==> v34 <==
==> flow/design.v <==
module router_fsm(input clock, resetn, pkt_valid, parity_done, soft_reset_0, soft_reset_1, soft_reset_2,
                        fifo_full, low_pkt_valid, fifo_empty_0, fifo_empty_1, fifo_empty_2,
                  input [1:0] data_in,
                  output busy, detect_add, ld_state, laf_state, full_state, write_enb_reg, rst_int_reg, lfd_state);
parameter Decode_Address = 3'b000, 
          Load_First_Data = 3'b001,
          Wait_Till_Empty = 3'b010,
          Load_Data = 3'b011,
          Check_Parity_Error = 3'b100,
          Load_Parity = 3'b101,
          Fifo_Full_State = 3'b110,
          Load_After_Full = 3'b111;
reg [2:0] state, next_state;
always @(posedge clock) begin
    if (!resetn) state <= Decode_Address;
    else if((soft_reset_0 && (data_in[1:0] == 0)) | (soft_reset_1 && (data_in[1:0] == 1)) | (soft_reset_2 && (data_in[1:0] == 2))) state <= Decode_Address;
    else state <= next_state; 
end
always @(*) begin
    case(state)
    Decode_Address : begin  
        if(pkt_valid & (data_in[1:0] == 0 & fifo_empty_0 | data_in[1:0] == 1 & fifo_empty_1 | data_in[1:0] == 2 & fifo_empty_2))
        begin
            next_state = Load_First_Data;
        end
        else if(pkt_valid & (data_in[1:0] == 0 & !fifo_empty_0 | data_in[1:0] == 1 & !fifo_empty_1 | data_in[1:0] == 2 & !fifo_empty_2))
        begin
            next_state = Wait_Till_Empty;
        end
        else next_state = Decode_Address;
    end
    Load_First_Data : next_state = Load_Data;  
    Wait_Till_Empty : begin  
        if( (fifo_empty_0 && (data_in[1:0] == 0)) || (fifo_empty_1 && (data_in[1:0] == 1)) || (fifo_empty_2 && (data_in[1:0] == 2)) ) begin
            next_state = Load_First_Data;
        end
        else next_state = Wait_Till_Empty;
    end
    Load_Data : begin  
        if(fifo_full) next_state = Fifo_Full_State;
        else if (!fifo_full & !pkt_valid) next_state = Load_Parity;
        else next_state = Load_Data;
    end
    Fifo_Full_State : begin  
        if(!fifo_full) next_state = Load_After_Full;
        else next_state = Fifo_Full_State;
    end
    Load_Parity : next_state = Check_Parity_Error;  
    Check_Parity_Error : begin  
        if(fifo_full) next_state= Fifo_Full_State;
        else next_state = Decode_Address;
    end
    Load_After_Full : begin  
        if (parity_done) next_state = Decode_Address;
        else if(low_pkt_valid) next_state = Load_Parity;
        else next_state = Load_Data;
    end
    endcase
end
assign detect_add = (state == Decode_Address);
assign lfd_state = (state == Load_First_Data);
assign busy = (state == Load_First_Data) || (state == Load_Parity) || (state == Fifo_Full_State) || (state == Load_After_Full) || (state == Wait_Till_Empty) || (state == Check_Parity_Error);
assign ld_state = (state == Load_Data)||(state == Load_Parity) ;
assign write_enb_reg = (state == Load_First_Data)|(state == Load_Data)||(state == Load_Parity);
assign full_state = (state == Fifo_Full_State);
assign laf_state = (state == Load_After_Full);  
assign rst_int_reg = (state == Check_Parity_Error);
endmodule
module router_reg(input clock, resetn, pkt_valid, fifo_full, rst_int_reg, detect_add, 
                        ld_state, laf_state, full_state, lfd_state, 
                  output reg parity_done, low_pkt_valid, err, 
                  input [7:0] data_in, output reg [7:0] dout);
reg [7:0] a,c,d,e;
reg [8:0] b [31:0];
reg [4:0] count_b,count_a ;
always@(posedge clock) begin
    if(!resetn) begin
        dout <= 8'd0;
        parity_done <= 1'b0;
        low_pkt_valid <= 1'b0;
        err <= 1'b0;
        count_b <= 0;
        count_a <= 0;
        c <= 8'd0;
        d <= 8'd0;
    end
    else begin
    parity_done <= ((ld_state & !fifo_full & !pkt_valid) | (laf_state & low_pkt_valid & !parity_done)) & !detect_add;
    low_pkt_valid <= (ld_state & !pkt_valid);
        if(pkt_valid) begin
            if(detect_add) begin
                dout <= data_in;
                c <= data_in;
            end
            else if(ld_state||lfd_state) begin
                if(full_state) begin
                    b[count_b] <= data_in;
                    count_b <= count_b + 1;
                end
                else if(!full_state) begin
                    if(laf_state) begin
                        dout <= b[count_a];
                        count_a <= count_a + 1;
                    end
                    else begin
                        c <= c^data_in;
                        dout <= data_in;
                    end
                end 
            end 
        end
        else begin
            d <= data_in;
            dout <= data_in;
        end
    end
err <= (c==d) ? 0 : 1 ;
end
endmodule
module router_sync(input detect_add, write_enb_reg, clock, resetn, 
                         read_enb_0, read_enb_1, read_enb_2,
                         empty_0, empty_1, empty_2, 
                         full_0, full_1, full_2, 
                   input [1:0] data_in,
                   output reg vld_out_0, vld_out_1, vld_out_2,
                   output reg soft_reset_0, soft_reset_1, soft_reset_2, 
                   output reg fifo_full,
                   output reg [2:0] write_enb);
reg [1:0] q;
reg [4:0] count0,count1,count2;
always@(posedge clock)begin
    if(detect_add) q <= data_in;
end
always@(*)begin
    vld_out_0 <= !empty_0;
    vld_out_1 <= !empty_1;
    vld_out_2 <= !empty_2;
    case(q)
    2'b00 : begin
            fifo_full = full_0;
            write_enb = {2'b00, write_enb_reg};
            end 
    2'b01 : begin
            fifo_full = full_1;
            write_enb = {1'b0, write_enb_reg,1'b0};
            end
    2'b10 : begin
            fifo_full = full_2;
            write_enb = {write_enb_reg, 2'b00};
            end
    default : begin
                fifo_full = 0;
                write_enb = 3'd0;
    end
    endcase
end
always@(posedge clock) begin
    if(!resetn)begin
        count0<=5'd0;
        count1<=5'd0;
        count2<=5'd0;
        soft_reset_0 <= 1'b0;
        soft_reset_1 <= 1'b0;
        soft_reset_2 <= 1'b0;
    end
    else begin
        soft_reset_0 <= 1'b0;
        soft_reset_1 <= 1'b0;
        soft_reset_2 <= 1'b0;
        if (vld_out_0 && !read_enb_0) begin
            if (count0 == 5'b11101) begin
                soft_reset_0 <= 1'b1;
                count0 <= 5'd0;
            end
            else count0 <= count0 + 1'b1;
        end
        else count0 <= 5'd0;
        if (vld_out_1 && !read_enb_1) begin
            if (count1 == 5'b11101) begin
                soft_reset_1 <= 1'b1;
                count1 <= 5'd0;
            end
            else count1 <= count1 + 1'b1;
        end
        else count1 <= 5'd0;
        if (vld_out_2 && !read_enb_2) begin
            if (count2 == 5'b11101) begin
                soft_reset_2 <= 1'b1;
                count2 <= 5'd0;
            end
            else count2 <= count2 + 1'b1;
        end
        else count2 <= 5'd0;
    end
end
endmodule
module router_fifo(input clock, resetn, write_enb, read_enb, soft_reset, lfd_state,
                   input [7:0] data_in, output full, empty, output [7:0] data_out);
reg [8:0] mem [0:15];
reg [3:0] rd_pointer, wr_pointer;
reg [8:0] packet_out;
wire [8:0]packet;
reg [6:0] length;
reg [4:0] status_count;
assign empty = (status_count == 0 ) ? 1'b1 : 1'b0 ;
assign full = (status_count == 5'd16) ? 1'b1 : 1'b0 ;
assign packet[7:0] = data_in[7:0];
assign packet[8] = lfd_state;
assign data_out = resetn ?  packet_out[7:0] : 8'd0;
always@(posedge clock) begin
    if(!resetn || soft_reset) status_count <= 5'd0;
    else if(full == 1'b0 && write_enb & empty == 1'b0 && read_enb) status_count <= status_count;
    else if (full == 1'b0 && write_enb) status_count <= status_count + 1'b1;
    else if(empty == 1'b0 && read_enb ) status_count <= status_count - 1'b1;
    else status_count <= status_count;
end
always@(posedge clock) begin
    if(!resetn || soft_reset) begin  
        wr_pointer <= 4'd0;
    end
    else if(full == 1'b0 && write_enb) begin  
            mem[wr_pointer[3:0]] <= packet;
            wr_pointer <= wr_pointer + 1'b1;
    end
end
always@(posedge clock) begin
    if(!resetn || soft_reset) begin  
        rd_pointer <= 4'd0;
        packet_out <= 9'd0;
    end
    else begin 
        if(empty == 1'b0 && read_enb ) begin  
                packet_out <= mem[rd_pointer[3:0]];
                rd_pointer <= rd_pointer + 1'b1;
        end
        if (length == 0 && (empty || !mem[rd_pointer[3:0]][8])) packet_out <= 9'd0;
    end
end
always@(posedge clock)begin
    if (!resetn || soft_reset) begin
        length <= 0;
    end
    else if(empty == 1'b0 && read_enb ) begin
        if(mem[rd_pointer[3:0]][8])begin
                length <= mem[rd_pointer[3:0]][7:2] + 1'b1;
        end
        else if (length != 0)  begin
                length <= length - 1'b1;
        end
    end
end
endmodule
module router_top(input clock, resetn, read_enb_0, read_enb_1, read_enb_2, pkt_valid,
                  input [7:0] data_in, output [7:0] data_out_0, data_out_1, data_out_2,
                  output valid_out_0, valid_out_1, valid_out_2, error, busy);
wire parity_done,detect_add;
wire ld_state, laf_state, full_state, write_enb_reg, rst_int_reg, lfd_state;
wire [2:0] fifo_empty, full,w_enb, write_enb, soft_reset_temp;
wire fifo_full,low_pkt_valid,soft_reset_0,soft_reset_1,soft_reset_2;
wire [7:0] dout;
wire read_enb_temp[2:0];
wire [7:0] data_out_temp[2:0];
assign soft_reset_temp[0] = soft_reset_0;
assign soft_reset_temp[1] = soft_reset_1;
assign soft_reset_temp[2] = soft_reset_2;
assign read_enb_temp[0] = read_enb_0;
assign read_enb_temp[1] = read_enb_1;
assign read_enb_temp[2] = read_enb_2;
assign data_out_0 = data_out_temp[0];
assign data_out_1 = data_out_temp[1];
assign data_out_2 = data_out_temp[2];
router_fsm dut1(.clock(clock),
                .resetn(resetn),
                .pkt_valid(pkt_valid),
                .parity_done(parity_done),
                .soft_reset_0(soft_reset_0),
                .soft_reset_1(soft_reset_1),
                .soft_reset_2(soft_reset_2),
                .fifo_full(fifo_full),
                .low_pkt_valid(low_pkt_valid),
                .fifo_empty_0(fifo_empty[0]),
                .fifo_empty_1(fifo_empty[1]),
                .fifo_empty_2(fifo_empty[2]),
                .data_in(data_in[1:0]),
                .busy(busy),
                .detect_add(detect_add),
                .ld_state(ld_state),
                .laf_state(laf_state),
                .full_state(full_state),
                .write_enb_reg(write_enb_reg),
                .rst_int_reg(rst_int_reg),
                .lfd_state(lfd_state));
router_reg dut2(.clock(clock),
                .resetn(resetn),
                .pkt_valid(pkt_valid),
                .fifo_full(fifo_full),
                .detect_add(detect_add),
                .ld_state(ld_state),
                .laf_state(laf_state),
                .full_state(full_state),
                .rst_int_reg(rst_int_reg),
                .lfd_state(lfd_state),
                .parity_done(parity_done),
                .low_pkt_valid(low_pkt_valid),
                .err(error),
                .data_in(data_in),
                .dout(dout));
router_sync dut3(.clock(clock),
                .resetn(resetn),
                .detect_add(detect_add),
                .read_enb_0(read_enb_0),
                .read_enb_1(read_enb_1),
                .read_enb_2(read_enb_2),
                .write_enb_reg(write_enb_reg),
                .empty_0(fifo_empty[0]),
                .empty_1(fifo_empty[1]),
                .empty_2(fifo_empty[2]),
                .full_0(full[0]),
                .full_1(full[1]),
                .full_2(full[2]),
                .data_in(data_in[1:0]),
                .vld_out_0(valid_out_0),
                .vld_out_1(valid_out_1),
                .vld_out_2(valid_out_2),
                .soft_reset_0(soft_reset_0),
                .soft_reset_1(soft_reset_1),
                .soft_reset_2(soft_reset_2),
                .fifo_full(fifo_full),
                .write_enb(w_enb));
genvar x;
generate for (x= 0 ; x<3 ; x = x+1)
begin:fifo
	router_fifo f(.clock(clock),
                  .resetn(resetn), 
                  .soft_reset(soft_reset_temp[x]),
	              .lfd_state(lfd_state),
                  .write_enb(w_enb[x]),
                  .data_in(dout), 
                  .read_enb(read_enb_temp[x]),
	              .full(full[x]), 
                  .empty(fifo_empty[x]), 
                  .data_out(data_out_temp[x]));
end
endgenerate	
endmodule
==> flow/run.sh <==
#!/bin/bash
# the make line also repeats each setting of config.mk as NAME=value (left out here)
make -C /OpenROAD-flow-scripts/flow DESIGN_CONFIG=/design/flow/config.mk WORK_HOME=/design/flow/orfs CLKGATE_MAP_FILE= finish
==> flow/config.mk <==
export PLATFORM = sky130hd
export DESIGN_NAME = router_top
export DESIGN_NICKNAME = router_top
export VERILOG_FILES = /design/flow/design.v
export SDC_FILE = /design/flow/constraint.sdc
export NUM_CORES = 4
export LEC_CHECK = 0
export ABC_AREA = 1
export CAP_MARGIN = 20
export CORE_MARGIN = 2
export CORE_UTILIZATION = 55
export CTS_CLUSTER_DIAMETER = 255
export HOLD_SLACK_MARGIN = 0.29
export SLEW_MARGIN = 20
export TNS_END_PERCENT = 5
==> flow/constraint.sdc <==
create_clock -name core_clock -period 2.66 [get_ports {clock}]
set_input_delay 0.5320 -clock core_clock [delete_from_list [all_inputs] [get_ports {clock}]]
set_output_delay 0.5320 -clock core_clock [all_outputs]
set_load 0.01 [all_outputs]
==> v14: changes against v34 <==
==> flow/config.mk (replaced) <==
export PLATFORM = sky130hd
export DESIGN_NAME = router_top
export DESIGN_NICKNAME = router_top
export VERILOG_FILES = /design/flow/design.v
export SDC_FILE = /design/flow/constraint.sdc
export NUM_CORES = 4
export LEC_CHECK = 0
export CAP_MARGIN = 20
export CORE_MARGIN = 2
export CORE_UTILIZATION = 72
export CTS_CLUSTER_SIZE = 14
export SETUP_SLACK_MARGIN = -0.21
export SLEW_MARGIN = 20
==> flow/constraint.sdc (replaced) <==
create_clock -name core_clock -period 2.08 [get_ports {clock}]
set_input_delay 0.4160 -clock core_clock [delete_from_list [all_inputs] [get_ports {clock}]]
set_output_delay 0.4160 -clock core_clock [all_outputs]
set_load 0.01 [all_outputs]
==> notes <==
- Between v14 and v34, the lower setup slack is in v14 (gap 570 ps).
- Of v14 and v34, v14 has the higher global-route usage (gap 10 points).
- v14 finished but fails on negative setup slack. v34 completed without violations.
- Of v34 and v14, v34 has the higher via count (gap about 12%, measured against v14).
- In v34 the die area is higher than in v14, by 35%.
==> figures <==
item	v14	v34
Worst-Skew Late Latency	640 ps	630 ps
WL met1	33.14 mm	40.09 mm
Fraction of the yosys area taken by sequential cells	69.78%	67.17%
Routed vias/inst	7.003	5.683
Cells on worst reg2reg path	9	13
Least-Margin Pin Slew	865.8 ps	787.5 ps
Initial Utilization	72.50%	55.53%
GR Layer Usage met1	50.61%	39.34%
Path type of the worst setup path	reg2reg	reg2out
Outcome	failed layout checks	no timing/DRC/antenna violations
Violated checks	negative setup slack	-
